run A:
Design DotProduct, start of the top module:
module DotProduct(  
  input         clock,  
  input  [7:0]  io_a_0,
  input  [7:0]  io_a_1,
  input  [7:0]  io_a_2,
  input  [7:0]  io_a_3,
  input  [7:0]  io_a_4,
  input  [7:0]  io_a_5,
  input  [7:0]  io_a_6,
  input  [7:0]  io_a_7,
  input  [7:0]  io_a_8,
  input  [7:0]  io_a_9,
  input  [7:0]  io_a_10,
  input  [7:0]  io_a_11,
  input  [7:0]  io_a_12,
  input  [7:0]  io_a_13,
  input  [7:0]  io_a_14,
  input  [7:0]  io_a_15,
  input  [7:0]  io_b_0,  
  input  [7:0]  io_b_1,  
  input  [7:0]  io_b_2,  
  input  [7:0]  io_b_3,  
  input  [7:0]  io_b_4,  
  input  [7:0]  io_b_5,  
  input  [7:0]  io_b_6,  
  input  [7:0]  io_b_7,  
  input  [7:0]  io_b_8,  
  input  [7:0]  io_b_9,  
  input  [7:0]  io_b_10,  
  input  [7:0]  io_b_11,  
  input  [7:0]  io_b_12,  
  input  [7:0]  io_b_13,  
  input  [7:0]  io_b_14,  
  input  [7:0]  io_b_15,  
  output [20:0] io_y  
);
  wire  m_0_clock;  
  wire [7:0] m_0_io_a;  
  wire [7:0] m_0_io_b;  
  wire [15:0] m_0_io_c;  
  wire [16:0] m_0_io_y;  
  wire  m_1_clock;  
  wire [7:0] m_1_io_a;  
  wire [7:0] m_1_io_b;  
  wire [15:0] m_1_io_c;  
  wire [16:0] m_1_io_y;  
  wire  m_2_clock;  
  wire [7:0] m_2_io_a;  
  wire [7:0] m_2_io_b;  
  wire [15:0] m_2_io_c;  
  wire [16:0] m_2_io_y;  
  wire  m_3_clock;  
  wire [7:0] m_3_io_a;  
  wire [7:0] m_3_io_b;  
  wire [15:0] m_3_io_c;  
  wire [16:0] m_3_io_y;  
  wire  m_4_clock;  
  wire [7:0] m_4_io_a;  
  ...
make LEC_CHECK=0 ABC_AREA=1 CAP_MARGIN=20 CORE_ASPECT_RATIO=0.5 CORE_MARGIN=2 CORE_UTILIZATION=72 CTS_CLUSTER_DIAMETER=261 CTS_CLUSTER_SIZE=99 SLEW_MARGIN=20 TNS_END_PERCENT=5 finish   # period 1.25 ns
run.sh (not shown) runs the stock make flow with config.mk's settings and CLKGATE_MAP_FILE=.
Run A never completed; the flow aborted with a tool error in 5_1_grt.
### run A -> run B
- clearing CORE_ASPECT_RATIO, which used to be 0.5
- clearing ABC_AREA, which used to be 1
- putting HOLD_SLACK_MARGIN at -0.09 where nothing was set
- clearing CTS_CLUSTER_SIZE, which used to be 99
- putting MAX_ROUTING_LAYER at met4 where nothing was set
- clearing TNS_END_PERCENT, which used to be 5
- clearing CTS_CLUSTER_DIAMETER, which used to be 261
- swapping 1.25 for 4.08 in the clock period (ns, I/O delays scaled along)
Notes after the runs:
Changes observed in run B relative to run A: detailed placer's ending HPWL decreased 18%; post-detailed-placement cell area decreased by 10,000 um^2 relative to the old numbers; cell count after placement -26%.
In the floorplan summary, run B is listed with a die area less than that of run A.
| run B | all stages done | FAIL | setup timing |
Per the comparison of run B with run A, area of the mapped netlist decreased 9.2%; compound-cell area share of the yosys netlist increased 3.4 points; synthesized cell count decreased 2,819.
Run B: area figure in the yosys stat output is 9.2% lower than what run A reported.
On total number of H-tree levels: between run A and run B, it ends up higher for run B.
Here is what was changed in the inputs of run C compared with run B.
- changing CAP_MARGIN from 20 to 30
- removing HOLD_SLACK_MARGIN (formerly -0.09)
- setting CTS_CLUSTER_DIAMETER to 270 for the first time
- changing the clock period (ns, I/O delays scaled along) from 4.08 to 3.72
## What came out
- Run C ran in full, but the layout does not pass; the checks complain about setup timing.
- In the tables for run B and run C, count of clock-buffer cells in the layout reads lower with run C.
- | total area of sequential cells | run C vs run B | about 1% higher |
- [run C] final worst slack fell 940 ps relative to run B
- Summary: with run B as the reference, power density relative to cell area in run C moved up by more than 10%.
- Between run B and run C, critical path depth is lower for run C, run B comes in above that.
- Going from run B to run C, critical path's largest stage delay up 510 ps, maximum fanout encountered on the critical timing path shows an increase of 1, register-to-register path setup slack fell 940 ps, post-cts resize count picked up an extra about 70%.
- Across both runs, sequential share of layout area was lower for run C than for run B.
- Run B ended up with fa_1 as its cell with the biggest individual delay on the critical path; run C ended up with a2111oi_1.
[inputs] run D vs run C
- the clock period (ns, I/O delays scaled along) now 4.11, was 3.72
### Flow results
Number of hold violations in the final report came out exactly the same in run D and run C.
In the tables for run D and run C, number of buffers created by CTS reads lower with run C.
Slowest cell on the critical path: a2111oi_1 -> run C, fa_1 -> run D
[run D] fraction of area in multi-input gates rose 0.37 points relative to run C
Comparing run D and run C, final non-filler cell total is higher on run C.
Every stage of run D finished as expected; the final checks, on the other hand, flagged setup timing, which means the layout fails.
Relative contribution of the clock network to total power was higher in run D than in run C.

========
Starting RTL as in the previous note.
make LEC_CHECK=0 CAP_MARGIN=20 CORE_MARGIN=2 CORE_UTILIZATION=21 SLEW_MARGIN=20 finish   # period 4.77 ns
==> next run, changes <==
- CORE_UTILIZATION: 21 -> 40
Outcome: Synthesized cell count does not change; count of clock-buffer cells in the layout is higher by 1; design area is lower by 3.6%; setup slack loses 0.068 ns; fmax is lower by 1.5%; critical path depth is higher by 1; clock skew is higher by 0.014 ns.
==> next run, changes <==
- ABC_AREA: unset -> 1
- CORE_UTILIZATION: 40 -> 65
- clock period: 4.77 -> 1.34 ns (I/O delays scaled with it)
After rerunning:
- This time the run finished but fails on setup timing
- count of clock-buffer cells in the layout came out lower by 17
- core utilization increases by 43 points
- synthesized area goes up by 10%
- non-clock buffer count rose by 1332

========
Starting RTL as in the previous note.
clock: 8.51 ns
lec_check: 0
abc_area: 1
cap_margin: 5
core_margin: 5
core_utilization: 15
cts_cluster_size: 70
gpl_timing_driven: 1
hold_slack_margin: 0.08
min_routing_layer: met1
place_density: 0.58
setup_slack_margin: 0.05
slew_margin: 40
tns_end_percent: 20
Edit:
- ABC_AREA: 1 -> not set
- CAP_MARGIN: 5 -> 20
- CORE_MARGIN: 5 -> 2
- CORE_UTILIZATION: 15 -> 40
- CTS_CLUSTER_SIZE: 70 -> not set
- GPL_TIMING_DRIVEN: 1 -> not set
- HOLD_SLACK_MARGIN: 0.08 -> not set
- MIN_ROUTING_LAYER: met1 -> not set
- PLACE_DENSITY: 0.58 -> not set
- SETUP_SLACK_MARGIN: 0.05 -> not set
- SLEW_MARGIN: 40 -> 20
- TNS_END_PERCENT: 20 -> not set
- clock period: 8.51 -> 5.0 ns (I/O delays scaled with it)
=>
- routed wire length falls by about 26%
- count of clock-buffer cells in the layout falls by 2
- cell count falls by 42%
- via count falls by 20%
- clock power rises by 61%
- cell area falls by 13%
Edit:
- CORE_UTILIZATION: 40 -> 62
- clock period: 5.0 -> 5.22 ns (I/O delays scaled with it)
After rerunning: The new run went through all stages and came out clean; total power is lower by a few percent; final cell count is lower by a little under a tenth; die area is lower by a quarter to a third; via count is higher slightly; clock power is lower by roughly a tenth; combinational power is lower by a few percent; synthesized area does not change.
Edit:
- CAP_MARGIN: 20 -> 30
- CORE_UTILIZATION: 62 -> 72
- MAX_ROUTING_LAYER: not set -> met4
- clock period: 5.22 -> 3.79 ns (I/O delays scaled with it)
After rerunning: This time the run reached the layout checks and failed them: setup timing. First-iteration DRC count went up by 130%. Core utilization rose by 22 points. Synthesized area stays the same. Wire length rises by about 45%. Power went up by 75%. Non-clock buffer count went up by 754. Worst setup slack degrades by 840 ps. Sequential share of layout area falls by 1.7 points. Via count rises by about 20%. Count of clock-buffer cells in the layout goes down by 7.
Edit:
- CAP_MARGIN: 30 -> 20
- CORE_UTILIZATION: 72 -> 69
- clock period: 3.79 -> 4.11 ns (I/O delays scaled with it)
The new run produced a layout that fails on setup timing.
Clock-buffer cell count rises by 5.
Via count falls by 8.0%.
Utilization falls by 5.3 points.
Design area falls by about 2%.
Edit:
- CORE_UTILIZATION: 69 -> 40
- MAX_ROUTING_LAYER: met4 -> not set
- SETUP_SLACK_MARGIN: not set -> -0.27
- clock period: 4.11 -> 4.77 ns (I/O delays scaled with it)
The new run finished but failed the layout checks on setup timing.
Worst setup slack is worse by 22 ps.
Final cell count is higher by 2.9%.
Clock power drops by 7.7%.
Core utilization went down by 41 points.
Sequential share of layout area goes up by 1.2 points.
Via count went down by 10%.

========
DotProduct again, from the RTL that the note above started with.
export LEC_CHECK = 0
export CAP_MARGIN = 5
export CORE_MARGIN = 5
export CORE_UTILIZATION = 15
export GPL_TIMING_DRIVEN = 1
export PLACE_DENSITY = 0.53
export SLEW_MARGIN = 40
create_clock -name core_clock -period 6.59 [get_ports {clock}]
The starting point finished clean.
Then changed:
--- a/flow/config.mk
+++ b/flow/config.mk
@@ -8,6 +8,4 @@
-export CAP_MARGIN = 5
-export CORE_MARGIN = 5
-export CORE_UTILIZATION = 15
-export GPL_TIMING_DRIVEN = 1
-export PLACE_DENSITY = 0.53
-export SLEW_MARGIN = 40
+export CAP_MARGIN = 20
+export CORE_MARGIN = 2
+export CORE_UTILIZATION = 8
+export SLEW_MARGIN = 20
==> flow/constraint.sdc (replaced) <==
create_clock -name core_clock -period 5.84 [get_ports {clock}]
set_input_delay 1.1680 -clock core_clock [delete_from_list [all_inputs] [get_ports {clock}]]
set_output_delay 1.1680 -clock core_clock [all_outputs]
set_load 0.01 [all_outputs]
Clock skew hardly moves; routed wire length goes up by about 14%; core utilization goes down by 7.7 points.
Then changed:
--- a/flow/config.mk
+++ b/flow/config.mk
@@ -10 +10,3 @@
-export CORE_UTILIZATION = 8
+export CORE_UTILIZATION = 71
+export PLACE_DENSITY_LB_ADDON = 0.2
+export SETUP_SLACK_MARGIN = 0.63
==> flow/constraint.sdc (replaced) <==
create_clock -name core_clock -period 4.61 [get_ports {clock}]
set_input_delay 0.9220 -clock core_clock [delete_from_list [all_inputs] [get_ports {clock}]]
set_output_delay 0.9220 -clock core_clock [all_outputs]
set_load 0.01 [all_outputs]
Core utilization is higher by 74 points.
Setup slack got worse by 0.064 ns.
Cell area is lower by roughly a tenth.
Then changed:
--- a/flow/config.mk
+++ b/flow/config.mk
@@ -11,2 +11 @@
-export PLACE_DENSITY_LB_ADDON = 0.2
-export SETUP_SLACK_MARGIN = 0.63
+export SETUP_SLACK_MARGIN = -0.26
==> flow/constraint.sdc (replaced) <==
create_clock -name core_clock -period 3.21 [get_ports {clock}]
set_input_delay 0.6420 -clock core_clock [delete_from_list [all_inputs] [get_ports {clock}]]
set_output_delay 0.6420 -clock core_clock [all_outputs]
set_load 0.01 [all_outputs]
=> This time the run finished with negative setup slack left; total power grows by 76%; critical path depth stays the same; setup slack got worse by 2.1 ns; cell area grows by 9.7%; synthesized area stays the same; global-route usage grows by 7.5 points; clock power grows by 53%; non-clock buffer count grows by 660; worst hold slack got worse by 0.077 ns; sequential share of layout area shrinks by 1.8 points.

========
DotProduct again, from the RTL that the note above started with.
==> flow/config.mk <==
export PLATFORM = sky130hd
export DESIGN_NAME = DotProduct
export DESIGN_NICKNAME = DotProduct
export VERILOG_FILES = /design/flow/design.v
export SDC_FILE = /design/flow/constraint.sdc
export NUM_CORES = 4
export LEC_CHECK = 0
export ABC_AREA = 0
export CAP_MARGIN = 25
export CELL_PAD_IN_SITES_DETAIL_PLACEMENT = 1
export CORE_MARGIN = 2
export CORE_UTILIZATION = 16
export MAX_ROUTING_LAYER = met4
export SLEW_MARGIN = 20
==> flow/constraint.sdc <==
create_clock -name core_clock -period 7.35 [get_ports {clock}]
set_input_delay 1.4700 -clock core_clock [delete_from_list [all_inputs] [get_ports {clock}]]
set_output_delay 1.4700 -clock core_clock [all_outputs]
set_load 0.01 [all_outputs]
Then changed:
- ABC_AREA: 0 -> default
- CAP_MARGIN: 25 -> 30
- CELL_PAD_IN_SITES_DETAIL_PLACEMENT: 1 -> default
- CORE_UTILIZATION: 16 -> 72
- CTS_CLUSTER_DIAMETER: default -> 379
- clock period: 7.35 -> 3.79 ns (I/O delays scaled with it)
=>
- Now the flow ran to the end with violations: negative setup slack
- via count grows by about a fifth
- area after synthesis is unchanged
- critical path depth grows by 3
- routed wire length grows by a little under a tenth

========
== run 1 ==
DotProduct again, from the RTL that the note above started with.
clock: 1.25 ns
lec_check: 0
abc_area: 1
cap_margin: 20
core_aspect_ratio: 0.5
core_margin: 2
core_utilization: 72
cts_cluster_diameter: 338
cts_cluster_size: 99
place_density: 0.37
slew_margin: 20
tns_end_percent: 5
Run 1 did not finish; a tool error ended it in global routing (5_1_grt).
[inputs] run 2 vs run 1
# run 1
export LEC_CHECK = 0
export ABC_AREA = 1
export CAP_MARGIN = 20
export CORE_ASPECT_RATIO = 0.5
export CORE_MARGIN = 2
export CORE_UTILIZATION = 72
export CTS_CLUSTER_DIAMETER = 338
export CTS_CLUSTER_SIZE = 99
export PLACE_DENSITY = 0.37
export SLEW_MARGIN = 20
export TNS_END_PERCENT = 5
create_clock -name core_clock -period 1.25 [get_ports {clock}]
# run 2
export LEC_CHECK = 0
export CAP_MARGIN = 20
export CORE_MARGIN = 2
export CORE_UTILIZATION = 72
export CTS_CLUSTER_DIAMETER = 400
export SLEW_MARGIN = 20
create_clock -name core_clock -period 3.86 [get_ports {clock}]
Results
No crash in run 2: every stage finished, but the layout fails its final checks due to negative setup slack.
Run 1: aborted in global routing (5_1_grt) (tool error)
Diff run 1 -> run 2: die height increased by 34% relative to the old numbers, initial standard-cell utilization of the core fell by 0.35 points, post-cts gate resize count went up.
Here is what was changed in the inputs of run 3 compared with run 2.
# run 2
export LEC_CHECK = 0
export CAP_MARGIN = 20
export CORE_MARGIN = 2
export CORE_UTILIZATION = 72
export CTS_CLUSTER_DIAMETER = 400
export SLEW_MARGIN = 20
create_clock -name core_clock -period 3.86 [get_ports {clock}]
# run 3
export LEC_CHECK = 0
export ABC_AREA = 1
export CAP_MARGIN = 20
export CORE_MARGIN = 2
export CORE_UTILIZATION = 72
export CTS_CLUSTER_DIAMETER = 261
export CTS_CLUSTER_SIZE = 99
export SLEW_MARGIN = 20
create_clock -name core_clock -period 1.34 [get_ports {clock}]
==> comparison <==
For run 3, the flow was terminated by a tool error in global routing (5_1_grt) and produced no final design. Basic-gate share of the synthesized area counting and, or, nand and nor cells for run 3 is higher than for run 2. Summary of run 3 over run 2: core area increased by 9.6% relative to the old numbers, die area now larger, post-synthesis xor/xnor area fraction fell by 2.0 points, number of cells upsized or downsized after cts went up, multiplexer area fraction after synthesis -0.39 points. Comparing run 2 and run 3, area after detailed placement is lower on run 2. The synthesized area number comes out higher for run 3 vs run 2. Diff run 3..run 2 | number of sinks driven by the clock tree | unchanged.
diff inputs: run 3 => run 4
# run 3
export LEC_CHECK = 0
export ABC_AREA = 1
export CAP_MARGIN = 20
export CORE_MARGIN = 2
export CORE_UTILIZATION = 72
export CTS_CLUSTER_DIAMETER = 261
export CTS_CLUSTER_SIZE = 99
export SLEW_MARGIN = 20
create_clock -name core_clock -period 1.34 [get_ports {clock}]
# run 4
export LEC_CHECK = 0
export CAP_MARGIN = 15
export CORE_MARGIN = 2
export CORE_UTILIZATION = 72
export SLEW_MARGIN = 20
create_clock -name core_clock -period 2.75 [get_ports {clock}]
==> results <==
Run 4: it failed with a tool error in global routing (5_1_grt), so there are no final results. As of run 4, count of instances resized after the clock tree is built had fallen by more than 10% compared to run 3. Measured against run 4, the yosys stat cell total of run 3 comes out at 1.4 times the reference value. Diff run 4 and run 3: placer congestion estimate lower in run 4.
The inputs of run 5 differ from those of run 4 as listed below.
# run 4
export LEC_CHECK = 0
export CAP_MARGIN = 15
export CORE_MARGIN = 2
export CORE_UTILIZATION = 72
export SLEW_MARGIN = 20
create_clock -name core_clock -period 2.75 [get_ports {clock}]
# run 5
export LEC_CHECK = 0
export CAP_MARGIN = 30
export CORE_MARGIN = 2
export CORE_UTILIZATION = 72
export CTS_CLUSTER_DIAMETER = 381
export MAX_ROUTING_LAYER = met4
export SLEW_MARGIN = 20
create_clock -name core_clock -period 3.79 [get_ports {clock}]
==> results <==
In run 5 the implementation ran to completion but is not tape-out ready, as the final checks report negative setup slack. Sort run 4 and run 5 by clock buffer count from CTS desc -> top: run 4. Synthesized instance count: run 5 vs run 4 — no meaningful difference. Between run 5 and run 4, it is run 5 whose post-placement cell count is lower, by 1.7%. Re yosys-reported design area after synthesis: no difference whatsoever between run 4 and run 5. Looking at routability congestion estimate from global placement, run 5 sits 0.013 higher than run 4 does. Per the comparison of run 5 with run 4, number of cells upsized or downsized after cts went down, post-place instance area went down.
Power and IR drop assume default switching activity.
